==> flow/design.v (excerpt) <==
module ClockTest(
	input clk,
	input rst,
	input btn,
	output reg [6:0] seg,  
	output reg [3:0] an,
	output reg buttons_pressed, 
	output reg buttons_released 
);
	wire is_divisible;  
   reg [7:0] counter;  
   reg [35:0] cnt;	 
   wire buttons_out;
	reg buttons_out_prev;
   wire [6:0] segments [15:0];  
	reg [3:0] ones;  
   reg [3:0] tens;  
	reg [3:0] s_ones;  
	reg [3:0] s_tens;  
   reg [6:0] refresh_counter;  
   reg refresh_flag;	 
   reg [7:0] clk_display;  
      assign segments[0] = 7'b1000000;   
      assign segments[1] = 7'b1111001;   
      assign segments[2] = 7'b0100100;   
      assign segments[3] = 7'b0110000;   
      assign segments[4] = 7'b0011001;   
      assign segments[5] = 7'b0010010;   
      assign segments[6] = 7'b0000010;   
      assign segments[7] = 7'b1111000;   
      assign segments[8] = 7'b0000000;   
      assign segments[9] = 7'b0010000;   
      assign segments[10] = 7'b0001000;  
      assign segments[11] = 7'b0000011;  
      assign segments[12] = 7'b1000110;  
      assign segments[13] = 7'b0100001;  
      assign segments[14] = 7'b0000110;  
      assign segments[15] = 7'b0001110;  
   button_debounce debounce (
		.clk(clk),
		.rst(rst),
		.button_in(btn),
		.button_out(buttons_out)
   );
   operatorremainder remainder (
        .n(cnt),
  ...
Size: ~100 flip-flops, about 16 I/O pins.
make LEC_CHECK=0 ABC_AREA=1 CAP_MARGIN=20 CORE_ASPECT_RATIO=0.53 CORE_MARGIN=2 CORE_UTILIZATION=71 CTS_CLUSTER_DIAMETER=204 CTS_CLUSTER_SIZE=72 MAX_ROUTING_LAYER=met4 PLACE_DENSITY_LB_ADDON=0.01 SETUP_SLACK_MARGIN=3.64 SLEW_MARGIN=20 finish   # period 25.6 ns
run.sh (not shown) runs the stock make flow with config.mk's settings and CLKGATE_MAP_FILE=.
The starting point failed in 5_1_grt.
Change:
CORE_ASPECT_RATIO = not set   (was 0.53)
CORE_UTILIZATION = 72   (was 71)
CTS_CLUSTER_DIAMETER = 374   (was 204)
CTS_CLUSTER_SIZE = 100   (was 72)
MAX_ROUTING_LAYER = not set   (was met4)
PLACE_DENSITY = 0.4   (was not set)
PLACE_DENSITY_LB_ADDON = not set   (was 0.01)
SETUP_SLACK_MARGIN = not set   (was 3.64)
The new run finished clean.
Synthesized cell count stays the same.
Synthesized area does not change.
Die size is lower by 1.5%.
Change:
HOLD_SLACK_MARGIN = -0.04   (was not set)
SETUP_SLACK_MARGIN = 5.0   (was not set)
TNS_END_PERCENT = 5   (was not set)
The changed run ended with an error in 5_1_grt on GRT-0232.
Die area is unchanged.
Area after synthesis does not change.
Synthesized cell count is unchanged.
Change:
CELL_PAD_IN_SITES_DETAIL_PLACEMENT = 0   (was not set)
CELL_PAD_IN_SITES_GLOBAL_PLACEMENT = 0   (was not set)
CORE_ASPECT_RATIO = 1.38   (was not set)
CTS_CLUSTER_DIAMETER = 236   (was 374)
CTS_CLUSTER_SIZE = 80   (was 100)
GPL_ROUTABILITY_DRIVEN = 0   (was not set)
HOLD_SLACK_MARGIN = -0.1   (was -0.04)
MAX_ROUTING_LAYER = met4   (was not set)
PLACE_DENSITY = not set   (was 0.4)
PLACE_DENSITY_LB_ADDON = 0.01   (was not set)
SETUP_SLACK_MARGIN = 3.23   (was 5.0)
TNS_END_PERCENT = not set   (was 5)
=> The changed run ended with an error in 5_1_grt; synthesized area does not change; die area is about the same; synthesized cell count is unchanged.

---

## build 45
ClockTest again, from the RTL that the note above started with.
==> flow/config.mk <==
export PLATFORM = sky130hd
export DESIGN_NAME = ClockTest
export DESIGN_NICKNAME = ClockTest
export VERILOG_FILES = /design/flow/design.v
export SDC_FILE = /design/flow/constraint.sdc
export NUM_CORES = 4
export LEC_CHECK = 0
export ABC_AREA = 0
export CAP_MARGIN = 20
export CELL_PAD_IN_SITES_GLOBAL_PLACEMENT = 1
export CORE_MARGIN = 7
export CORE_UTILIZATION = 40
export CTS_CLUSTER_DIAMETER = 359
export CTS_CLUSTER_SIZE = 99
export PLACE_DENSITY = 0.78
export SLEW_MARGIN = 20
==> flow/constraint.sdc <==
create_clock -name core_clock -period 50.0 [get_ports {clk}]
set_input_delay 10.0000 -clock core_clock [delete_from_list [all_inputs] [get_ports {clk}]]
set_output_delay 10.0000 -clock core_clock [all_outputs]
set_load 0.01 [all_outputs]
Build 45 completed every stage of the flow, and the final layout passed the timing, design-rule and antenna checks.
[inputs] build 3 vs build 45
Settings: putting CORE_ASPECT_RATIO at 0.53 where nothing was set; putting SETUP_SLACK_MARGIN at 5.0 where nothing was set; clearing CELL_PAD_IN_SITES_GLOBAL_PLACEMENT, which used to be 1; clearing CTS_CLUSTER_SIZE, which used to be 99; swapping 20 for 30 in CAP_MARGIN; clearing PLACE_DENSITY, which used to be 0.78; clearing ABC_AREA, which used to be 0; putting TNS_END_PERCENT at 90 where nothing was set; putting PLACE_DENSITY_LB_ADDON at 0.27 where nothing was set; putting CELL_PAD_IN_SITES_DETAIL_PLACEMENT at 1 where nothing was set; swapping 7 for 2 in CORE_MARGIN; putting HOLD_SLACK_MARGIN at 0.08 where nothing was set; clearing CTS_CLUSTER_DIAMETER, which used to be 359; putting GPL_ROUTABILITY_DRIVEN at 0 where nothing was set.
==> comparison <==
For area of the die, dividing the value from build 45 by the value from build 3 gives 1.07. From build 3 to build 45, number of clock sinks did not move at all. Per the comparison of build 3 with build 45, sequential cell count about even; worst setup margin rose 1.07 ns. Per the comparison of build 3 with build 45, sequential share of layout area dropped 0.15 points, logic area climbed 200 um^2, time the worst path needs with I/O delays and setup dropped 1.07 ns.
Edits applied to the flow inputs when going from build 3 to build 95:
Settings: a deleted TNS_END_PERCENT that had been 90; a deleted GPL_ROUTABILITY_DRIVEN that had been 0; a change of CAP_MARGIN from 30 to 20; a deleted CELL_PAD_IN_SITES_DETAIL_PLACEMENT that had been 1; an added PLACE_DENSITY of 0.78; an added ABC_AREA of 0; an added CTS_CLUSTER_SIZE of 99; a deleted PLACE_DENSITY_LB_ADDON that had been 0.27; a deleted HOLD_SLACK_MARGIN that had been 0.08; an added CTS_CLUSTER_DIAMETER of 171; a deleted CORE_ASPECT_RATIO that had been 0.53; a change of CORE_MARGIN from 2 to 7.
Re global-route wire length before repair: build 95 is 44,000 um down on build 3. Sequential power share in build 95 is 0.8 points higher than in build 3. On met1 capacity usage during global routing: build 95 sits below build 3. Total wire length for build 95: 25% down relative to build 3. Per the comparison of build 95 with build 3, post-synthesis instance area neither gained nor lost much, sequential share of layout area picked up an extra 0.16 points.

---

## v34
ClockTest again, from the RTL that the note above started with.
clock: 7.41 ns
lec_check: 0
abc_area: 1
cap_margin: 20
core_aspect_ratio: 0.7
core_margin: 2
core_utilization: 72
cts_cluster_diameter: 373
cts_cluster_size: 10
hold_slack_margin: 0.3
place_density_lb_addon: 0.12
setup_slack_margin: 2.18
slew_margin: 20
For v34, the flow was terminated by a tool error in detailed placement and produced no final design.
What v10 does differently from v34 at the input level:
Settings: clearing SETUP_SLACK_MARGIN, which used to be 2.18; putting MAX_ROUTING_LAYER at met4 where nothing was set; clearing HOLD_SLACK_MARGIN, which used to be 0.3; swapping 72 for 61 in CORE_UTILIZATION; clearing PLACE_DENSITY_LB_ADDON, which used to be 0.12; clearing CTS_CLUSTER_DIAMETER, which used to be 373; clearing ABC_AREA, which used to be 1; clearing CORE_ASPECT_RATIO, which used to be 0.7; clearing CTS_CLUSTER_SIZE, which used to be 10; swapping 7.41 for 32.8 in the clock period (ns, I/O delays scaled along).
## What came out
For the area fraction in xor and xnor cells, v10 came in 10 points higher than v34 did.
v10 vs v34 — total die area climbed by a few percent
v10 vs. v34: instance tally after logic synthesis down 1,392, area share of and/or/nand/nor cells after synthesis decreased by 39 points relative to the old numbers, synthesis area per yosys decreased by about 13% relative to the old numbers.
v10: done, clean on timing, DRC and antenna
v34 did not finish; a tool error ended it in detailed placement.
The following lists how v23 was set up differently from v10:
Settings: MAX_ROUTING_LAYER no longer set, was met4; CORE_UTILIZATION now 40, was 61; the clock period (ns, I/O delays scaled along) now 46.0, was 32.8.
--- outcome ---
Looking at worst setup slack across v10 and v23, the one that comes out lower is v10. Summary: with v10 as the reference, detailed-route wire length per cell in v23 moved down by a few percent. v23 vs v10: number of placed cells counting well taps up slightly. v23 vs. v10: met3 layer usage reported by global route went down by 3.6 points. For chip area, dividing the value from v10 by the value from v23 gives 0.66. The ratio of final minimum period to clock period of v23 falls short of that of v10 by 4.3 points. Between v10 and v23, total wire length after detailed routing is lower for v23, v10 comes in above that. v23 -> v10: number of DRC violations after detailed routing delta 0, exact match. For power, dividing the value from v10 by the value from v23 gives 1.4. ~same number of multi-input combinational cells in the layout in v10 and v23.
Here is what was changed in the inputs of v9 compared with v23.
Settings: a change of CORE_UTILIZATION from 40 to 72; an added CTS_CLUSTER_DIAMETER of 261; an added ABC_AREA of 1; an added CTS_CLUSTER_SIZE of 100; a change of the clock period (ns, I/O delays scaled along) from 46.0 to 25.7.
Findings:
- In v9, the total routed wire length on the met1 layer came out 15% below the value in v23.
- Comparing v9 and v23, share of the core filled with cells is lower on v23.
- In the flow results for v9 and v23, the core utilization before placement is larger on v9.
- Going from v23 to v9, combinational cell fraction of total power shrinks by 5.8 points.
- Area overhead of the layout relative to synthesis is lower on v23
- Comparing v23 against v9, there is no change at all in number of antenna cells inserted.
- For the and-or/or-and share of the synthesized area, v9 came in 31 points lower than v23 did.
- Sort v9 and v23 by yosys stat cell total, descending, and v9 comes first.
- v9: post-cts sizing count higher than v23
- Register fraction of the total cell area came out lower on v9 than on v23.
- Compared with v23, v9 shows a number of buffers inserted by post-CTS setup repair that is 8 higher.
What v33 does differently from v9 at the input level:
Settings: CTS_CLUSTER_DIAMETER removed (was 261); CTS_CLUSTER_SIZE removed (was 100); CORE_UTILIZATION changed from 72 to 40; ABC_AREA removed (was 1); the clock period (ns, I/O delays scaled along) changed from 25.7 to 50.0.
Findings:
- v33 has transition time at the pin with the least slew margin above what v9 had.
- Count of plain and timing-repair buffers delta for v33 relative to v9: 125 lower
- Summary of v33 over v9: power shows a reduction of 160 uW, setup slack at placement has increased, die area up 55%.
- A launch point of the critical path of cnt[28]$_DFF_PP0_ is what v33 shows, while cnt[34]$_DFF_PP0_ belongs to v9.
- Comparing v9 and v33, the lower utilization was measured on v33.
- NOTE: core area in v33 exceeds that of v9
## Diff of input files: v49 against v33
Settings: ABC_AREA: unset -> 1; GPL_ROUTABILITY_DRIVEN: unset -> 0; CELL_PAD_IN_SITES_DETAIL_PLACEMENT: unset -> 0; SETUP_SLACK_MARGIN: unset -> 5.0; PLACE_DENSITY_LB_ADDON: unset -> 0.27; CORE_ASPECT_RATIO: unset -> 0.53; TNS_END_PERCENT: unset -> 10; CTS_CLUSTER_DIAMETER: unset -> 236; MAX_ROUTING_LAYER: unset -> met4; CAP_MARGIN: 20 -> 30; HOLD_SLACK_MARGIN: unset -> 0.08; CORE_MARGIN: 2 -> 10.
Results
v33 vs v49, endpoint of the worst setup timing path: s_tens[3]$_DFFE_PP0P_ vs clk_display[7]$_DFFE_PP0P_. Delta (v49 minus v33): buffering overhead lower, area growth from synthesis to final layout has decreased. Compared with v33, in v49 worst setup slack increased by 13,330 ps relative to the old numbers; core utilization at floorplan flat; sum of buffers and inverters on the critical path picked up an extra 9; number of non-clock buffers lost 35. On number of combinational gates with multiple inputs: v49 sits above v33. In the tables for v49 and v33, count of clock-buffer cells in the layout reads lower with v33.
Power figures rest on the tool's default switching activity, not on a simulated workload.
